Design cmplx_mult, start of the top module:
module cmplx_mult(
input logic clk,
input logic [10-1:0] switches,
output logic [8-1:0] LED,
output logic [6:0] HEX0,
output logic [6:0] HEX1,
output logic [6:0] HEX2,
output logic [6:0] HEX3,
output logic [6:0] HEX4,
output logic [6:0] HEX5,
output logic [6:0] HEX6,
output logic [6:0] HEX7);
Size in the first run: roughly 1,800 cells after synthesis, ~110 flip-flops.
clock: 15.7 ns
lec_check: 0
cap_margin: 40
core_margin: 2
core_utilization: 69
cts_cluster_diameter: 96
cts_cluster_size: 41
gpl_timing_driven: 1
max_routing_layer: met4
place_density: 0.64
setup_slack_margin: 4.69
slew_margin: 20
run.sh (not shown) runs the stock make flow with config.mk's settings and CLKGATE_MAP_FILE=.
Next try:
Settings changed: CAP_MARGIN 40 to 20, CORE_UTILIZATION 69 to 58, CTS_CLUSTER_DIAMETER 96 to not set, CTS_CLUSTER_SIZE 41 to not set, GPL_TIMING_DRIVEN 1 to not set, MAX_ROUTING_LAYER met4 to not set, PLACE_DENSITY 0.64 to 0.6, SETUP_SLACK_MARGIN 4.69 to not set.
Clock period 15.7 ns to 11.1 ns, I/O delays scaled along.
Now the flow reached the layout checks and failed them: setup timing.
Clock-buffer cell count stays the same.
Utilization went down by 9.3 points.
Final area went up by 6.8%.
Next try:
Settings changed: CORE_UTILIZATION 58 to 72, PLACE_DENSITY 0.6 to 0.66.
Clock period 11.1 ns to 14.4 ns, I/O delays scaled along.
After rerunning:
- The new run failed in global routing
- synthesized area is unchanged
- die size drops by 19%
- synthesized cell count is unchanged
Next try:
Settings changed: ABC_AREA set to 1, CTS_CLUSTER_DIAMETER set to 227, CTS_CLUSTER_SIZE set to 43, PLACE_DENSITY 0.66 to 0.6.
Clock period 14.4 ns to 12.8 ns, I/O delays scaled along.
Outcome: The new run finished but fails on setup timing. Synthesized cell count increases by about 30%. Die size increases by 5.0%. Synthesized area increases by about 5%.

## oak
cmplx_mult again, from the RTL that the note above started with.
clock: 10.5 ns
lec_check: 0
abc_area: 1
cap_margin: 20
core_aspect_ratio: 1.27
core_margin: 2
core_utilization: 65
cts_cluster_diameter: 331
cts_cluster_size: 100
place_density: 0.35
setup_slack_margin: -0.16
slew_margin: 20
tns_end_percent: 10
oak had finished all stages when the layout checks came back failing, citing negative setup slack.
Edits applied to the flow inputs when going from oak to pine:
- swapping 1.27 for 0.5 in CORE_ASPECT_RATIO
- swapping 65 for 69 in CORE_UTILIZATION
### Flow results
Layout checks on pine: not met. Flow itself completed; violations: negative setup slack.
Between oak and pine, the flop share of the area figures differ only marginally.
Looking at number of vias in the routed layout across both flows, pine is the weaker of the two, with oak ahead.
Between pine and oak, it is pine whose worst setup slack is lower, by 0.27 ns.
diff inputs: pine => birch
- a deleted CORE_ASPECT_RATIO that had been 0.5
- a change of PLACE_DENSITY from 0.35 to 0.6
- a change of CORE_UTILIZATION from 69 to 72
- a change of CTS_CLUSTER_DIAMETER from 331 to 379
- a deleted SETUP_SLACK_MARGIN that had been -0.16
- a change of the clock period (ns, I/O delays scaled along) from 10.5 to 13.2
### Flow results
- Sort birch and pine by placer's final routability congestion estimate, ascending, and pine comes first.
- pine finished all stages; however, its layout fails the closing checks, the failures being negative setup slack.
- birch got as far as global routing (5_1_grt), where a tool error ended the run.
- As far as cts-stage hold buffer count goes, birch and pine are indistinguishable; the numbers are identical.
- Post-CTS resize count up 59% in birch wrt pine
- Die size down 1100 µm² in birch wrt pine
- Re number of top-level pins: no difference whatsoever between birch and pine.
### birch -> maple
- CORE_UTILIZATION: 72 -> 65
- PLACE_DENSITY: 0.6 -> 0.35
- CTS_CLUSTER_DIAMETER: 379 -> 331
- the clock period (ns, I/O delays scaled along): 13.2 -> 10.5
- What the final checks of maple revealed, after a flow that finished every stage, was a layout that fails on negative setup slack.
- On cell row count: between maple and birch, it ends up higher for maple.
- Changes observed in maple relative to birch: synthesized cell count roughly the same, share of flip-flops with an asynchronous set or reset neither gained nor lost much.
- Min core utilization at floorplan across maple and birch: maple
- Looking only at vertical die dimension, and setting everything else aside, the lower value of maple and birch goes to birch.
- For buffer levels on the longest clock path, birch and maple come out practically identical.
- Taking birch as the reference, in maple count of instances resized after the clock tree is built went down 55, die span in x went up 5.1%.
diff inputs: maple => cedar
- TNS_END_PERCENT: 10 -> unset
- ABC_AREA: 1 -> unset
- CTS_CLUSTER_DIAMETER: 331 -> unset
- PLACE_DENSITY: 0.35 -> 0.6
- CORE_UTILIZATION: 65 -> 25
- CTS_CLUSTER_SIZE: 100 -> unset
- the clock period (ns, I/O delays scaled along): 10.5 -> 18.8
--- outcome ---
The flow did not stop early for cedar: all stages ran, and the layout cleared the timing, design-rule and antenna checks.
cedar against maple: setup clock skew after layout decreased 0.0049 ns; post-synthesis share of cell area spent on full adders, half adders and majority gates moved up; complex-gate fraction of the synthesized area went up 5.1 points; total cell area reported by yosys after synthesis decreased by 4.9% relative to the old numbers.
Relative to maple, area of the die has increased by about 140% in cedar.
cedar vs maple, met3 routed wirelength went down by about 70%.
